// unsigned_nonrestoring
module unsigned_nonrestoring #(
    parameter int WIDTH = 32
) (
    input logic go,
    input logic[WIDTH-1:0] divisor,
    input logic[WIDTH-1:0] dividend,
    input logic clk, rst,
    output logic done,
    output logic[WIDTH-1:0] quotient,
    output logic[WIDTH-1:0] remainder,
    output logic divide_by_zero
);
Size in the first run: ~1,300 cells after synthesis, about 200 flip-flops, about 130 I/O pins.
==> flow/config.mk <==
export PLATFORM = sky130hd
export DESIGN_NAME = unsigned_nonrestoring
export DESIGN_NICKNAME = unsigned_nonrestoring
export VERILOG_FILES = /design/flow/design.v
export SDC_FILE = /design/flow/constraint.sdc
export NUM_CORES = 4
export LEC_CHECK = 0
export CAP_MARGIN = 20
export CELL_PAD_IN_SITES_DETAIL_PLACEMENT = 1
export CELL_PAD_IN_SITES_GLOBAL_PLACEMENT = 1
export CORE_MARGIN = 9
export CORE_UTILIZATION = 40
export CTS_CLUSTER_DIAMETER = 48
export GPL_ROUTABILITY_DRIVEN = 1
export MAX_ROUTING_LAYER = met5
export MIN_ROUTING_LAYER = met2
export SLEW_MARGIN = 20
export TNS_END_PERCENT = 100
==> flow/constraint.sdc <==
create_clock -name core_clock -period 9.94 [get_ports {clk}]
set_input_delay 1.9880 -clock core_clock [delete_from_list [all_inputs] [get_ports {clk}]]
set_output_delay 1.9880 -clock core_clock [all_outputs]
set_load 0.01 [all_outputs]
run.sh (not shown) runs the stock make flow with config.mk's settings and CLKGATE_MAP_FILE=.
The starting point completed with no timing, DRC or antenna violations.
Change:
ABC_AREA = 1   (was not set)
CELL_PAD_IN_SITES_DETAIL_PLACEMENT = not set   (was 1)
CELL_PAD_IN_SITES_GLOBAL_PLACEMENT = not set   (was 1)
CORE_MARGIN = 2   (was 9)
CORE_UTILIZATION = 72   (was 40)
CTS_CLUSTER_DIAMETER = not set   (was 48)
CTS_CLUSTER_SIZE = 70   (was not set)
GPL_ROUTABILITY_DRIVEN = not set   (was 1)
MAX_ROUTING_LAYER = not set   (was met5)
MIN_ROUTING_LAYER = not set   (was met2)
PLACE_DENSITY = 0.79   (was not set)
TNS_END_PERCENT = not set   (was 100)
clock period = 4.63 ns   (was 9.94 ns; I/O delays follow)
After rerunning:
- fmax increases by 56%
- final cell count increases by 26%
- hold slack gains 6.4 ps
- worst setup slack degrades by 2900 ps
- global-route usage is higher by 14 points
- register-to-register slack is worse by 2900 ps
- design area climbs by 3.6%
- routed wire length grows by 14%
Change:
ABC_AREA = not set   (was 1)
CAP_MARGIN = 35   (was 20)
CORE_UTILIZATION = 68   (was 72)
CTS_CLUSTER_SIZE = not set   (was 70)
PLACE_DENSITY = not set   (was 0.79)
clock period = 5.18 ns   (was 4.63 ns; I/O delays follow)
Result: The new run produced a layout that fails on negative setup slack. Worst setup slack degrades by 410 ps. Core utilization rose by 6.1 points. Hold slack loses 16 ps. Wire length drops by 15%. Non-clock buffer count rose by 136.
Change:
CAP_MARGIN = 20   (was 35)
CORE_UTILIZATION = 40   (was 68)
clock period = 5.67 ns   (was 5.18 ns; I/O delays follow)
Outcome: The changed run ran to the end with no violations; final cell count came out higher by 3.8%; routed wire length is lower by 13%; clock skew came out higher by 4.7 ps; sequential share of layout area climbs by 2.1 points; hold slack is worse by 9.3 ps; die size went up by 68%; final area is lower by 6.3%; worst setup slack improved by 330 ps; via count drops by 13%; core utilization goes down by 41 points.
Change:
CORE_UTILIZATION = 66   (was 40)
CTS_CLUSTER_SIZE = 40   (was not set)
clock period = 4.65 ns   (was 5.67 ns; I/O delays follow)
The new run ran to the end with violations: negative setup slack.
Routed wire length increases by 84%.
Cell count rose by about 2%.
Final area goes up by 16%.
Worst setup slack loses 1400 ps.
Register-to-register slack gets worse by 1400 ps.
First-iteration DRC count rises to 4.2 times its value.

========
Setup of job 3429:
unsigned_nonrestoring again, from the RTL that the note above started with.
clock: 4.63 ns
lec_check: 0
abc_area: 0
cap_margin: 20
core_margin: 2
core_utilization: 72
cts_cluster_size: 70
hold_slack_margin: 0.29
place_density: 0.79
setup_slack_margin: 1.26
slew_margin: 20
Run status, job 3429: aborted in 4_1_cts, error DPL-0038
Modified inputs, job 2985 compared to job 3429
# job 3429
export LEC_CHECK = 0
export ABC_AREA = 0
export CAP_MARGIN = 20
export CORE_MARGIN = 2
export CORE_UTILIZATION = 72
export CTS_CLUSTER_SIZE = 70
export HOLD_SLACK_MARGIN = 0.29
export PLACE_DENSITY = 0.79
export SETUP_SLACK_MARGIN = 1.26
export SLEW_MARGIN = 20
create_clock -name core_clock -period 4.63 [get_ports {clk}]
# job 2985
export LEC_CHECK = 0
export CAP_MARGIN = 35
export CORE_MARGIN = 2
export CORE_UTILIZATION = 71
export CTS_CLUSTER_SIZE = 80
export PLACE_DENSITY = 0.79
export SLEW_MARGIN = 20
create_clock -name core_clock -period 5.18 [get_ports {clk}]
Findings:
When the final numbers for job 2985 and job 3429 were put side by side, the last weighted congestion value of the routability-driven placer turned out to be smaller in job 3429.
Stage in which a tool error killed job 2985: 5_1_grt.
On chip area in the Yosys report, job 2985 and job 3429 are basically level.
Changes observed in job 2985 relative to job 3429: floorplan-stage core utilization down 0.51 points, number of placement rows has remained practically unchanged.
What job 6351 does differently from job 2985 at the input level:
# job 2985
export LEC_CHECK = 0
export CAP_MARGIN = 35
export CORE_MARGIN = 2
export CORE_UTILIZATION = 71
export CTS_CLUSTER_SIZE = 80
export PLACE_DENSITY = 0.79
export SLEW_MARGIN = 20
create_clock -name core_clock -period 5.18 [get_ports {clk}]
# job 6351
export LEC_CHECK = 0
export ABC_AREA = 1
export CAP_MARGIN = 20
export CORE_MARGIN = 2
export CORE_UTILIZATION = 72
export CTS_CLUSTER_SIZE = 70
export HOLD_SLACK_MARGIN = 0.29
export PLACE_DENSITY = 0.79
export SLEW_MARGIN = 20
export TNS_END_PERCENT = 5
create_clock -name core_clock -period 3.62 [get_ports {clk}]
[summary]
- FAIL job 6351 @ 5_1_grt: tool exited with error
- On mapped cell area: between job 6351 and job 2985, it ends up lower for job 2985.
- Compared with job 2985, job 6351 shows a lower pre-CTS setup slack.
- In the reports for job 6351 and job 2985, the larger number of cells in Yosys stat belongs to job 6351.
- Diff job 2985 -> job 6351: number of nets produced by synthesis increased by 658 relative to the old numbers; AND-OR/OR-AND share of the synthesized area now smaller; post-synthesis area per instance now smaller; total die size went up 7.1%.
- Looking at chip area estimate from yosys synthesis, job 6351 sits 1100 um^2 higher than job 2985 does.
- Synthesized cell count in job 6351 vs job 2985: up 658
Input-level comparison between job 5506 and job 6351:
# job 6351
export LEC_CHECK = 0
export ABC_AREA = 1
export CAP_MARGIN = 20
export CORE_MARGIN = 2
export CORE_UTILIZATION = 72
export CTS_CLUSTER_SIZE = 70
export HOLD_SLACK_MARGIN = 0.29
export PLACE_DENSITY = 0.79
export SLEW_MARGIN = 20
export TNS_END_PERCENT = 5
create_clock -name core_clock -period 3.62 [get_ports {clk}]
# job 5506
export LEC_CHECK = 0
export CAP_MARGIN = 20
export CORE_MARGIN = 2
export CORE_UTILIZATION = 40
export SLEW_MARGIN = 20
create_clock -name core_clock -period 6.0 [get_ports {clk}]
Job 6351 never completed; the flow aborted with a tool error in 5_1_grt.
Job 5506 completed end to end with timing, DRC and antenna clean.
Compare job 6351 and job 5506 | half-perimeter wire length after detailed placement higher: job 6351
Job 5506 reports a higher worst-case setup slack after placement than job 6351 does.
The run showing the smaller instance tally after logic synthesis is job 5506.
Job 5506 ended up with a higher CTS buffer count than job 6351 did.
Between job 6351 and job 5506, arithmetic-cell share of the synthesized area counting full adders, half adders and majority gates is higher for job 5506, job 6351 comes in under that.
From job 6351 to job 5506 the numbers moved as follows: number of cells in Yosys stat shows a reduction of 658, summed instance area of the synthesized netlist shows a reduction of about 8%, cell count after placement shows a reduction of about 25%, aoi/oai-family share of the synthesized area shows an increase of 5.6 points.
Largest non-sequential cell family by area: simple AND/OR/NAND/NOR gates -> job 6351, AND-OR/OR-AND gates -> job 5506
> inputs changed (job 5506 -> job 2648)
# job 5506
export LEC_CHECK = 0
export CAP_MARGIN = 20
export CORE_MARGIN = 2
export CORE_UTILIZATION = 40
export SLEW_MARGIN = 20
create_clock -name core_clock -period 6.0 [get_ports {clk}]
# job 2648
export LEC_CHECK = 0
export CAP_MARGIN = 20
export CORE_MARGIN = 2
export CORE_UTILIZATION = 70
export CTS_CLUSTER_SIZE = 40
export HOLD_SLACK_MARGIN = -0.09
export SLEW_MARGIN = 20
create_clock -name core_clock -period 3.3 [get_ports {clk}]
==> comparison <==
The log for job 2648 ends in 4_1_cts with error DPL-0038, so the run never completed. Overall die area on job 2648 is down relative to job 5506. Vertical extent of the die: job 2648 < job 5506. Going from job 5506 to job 2648, instance area at placement grew by more than 10%. [job 2648] floorplan core density rose 31 points relative to job 5506.
Relative to job 2648, the following input files were edited for job 5723:
# job 2648
export LEC_CHECK = 0
export CAP_MARGIN = 20
export CORE_MARGIN = 2
export CORE_UTILIZATION = 70
export CTS_CLUSTER_SIZE = 40
export HOLD_SLACK_MARGIN = -0.09
export SLEW_MARGIN = 20
create_clock -name core_clock -period 3.3 [get_ports {clk}]
# job 5723
export LEC_CHECK = 0
export CAP_MARGIN = 20
export CORE_MARGIN = 2
export CORE_UTILIZATION = 52
export SLEW_MARGIN = 20
create_clock -name core_clock -period 6.33 [get_ports {clk}]
Findings:
Of job 2648 and job 5723, just one finished clean: job 5723. The flow ended early for job 2648: it failed with a tool error in 4_1_cts. | die span in y | higher: job 5723 |. Reported for job 5723 and job 2648, XOR/XNOR share of the synthesized area turned out identical to the last digit. Taking job 2648 over job 5723, the area of the die ratio works out to 0.75. Taking job 2648 over job 5723, the total cell area at the placement stage ratio works out to 1.16. On fraction of the core area occupied by cells at floorplan: between job 5723 and job 2648, it ends up lower for job 5723.
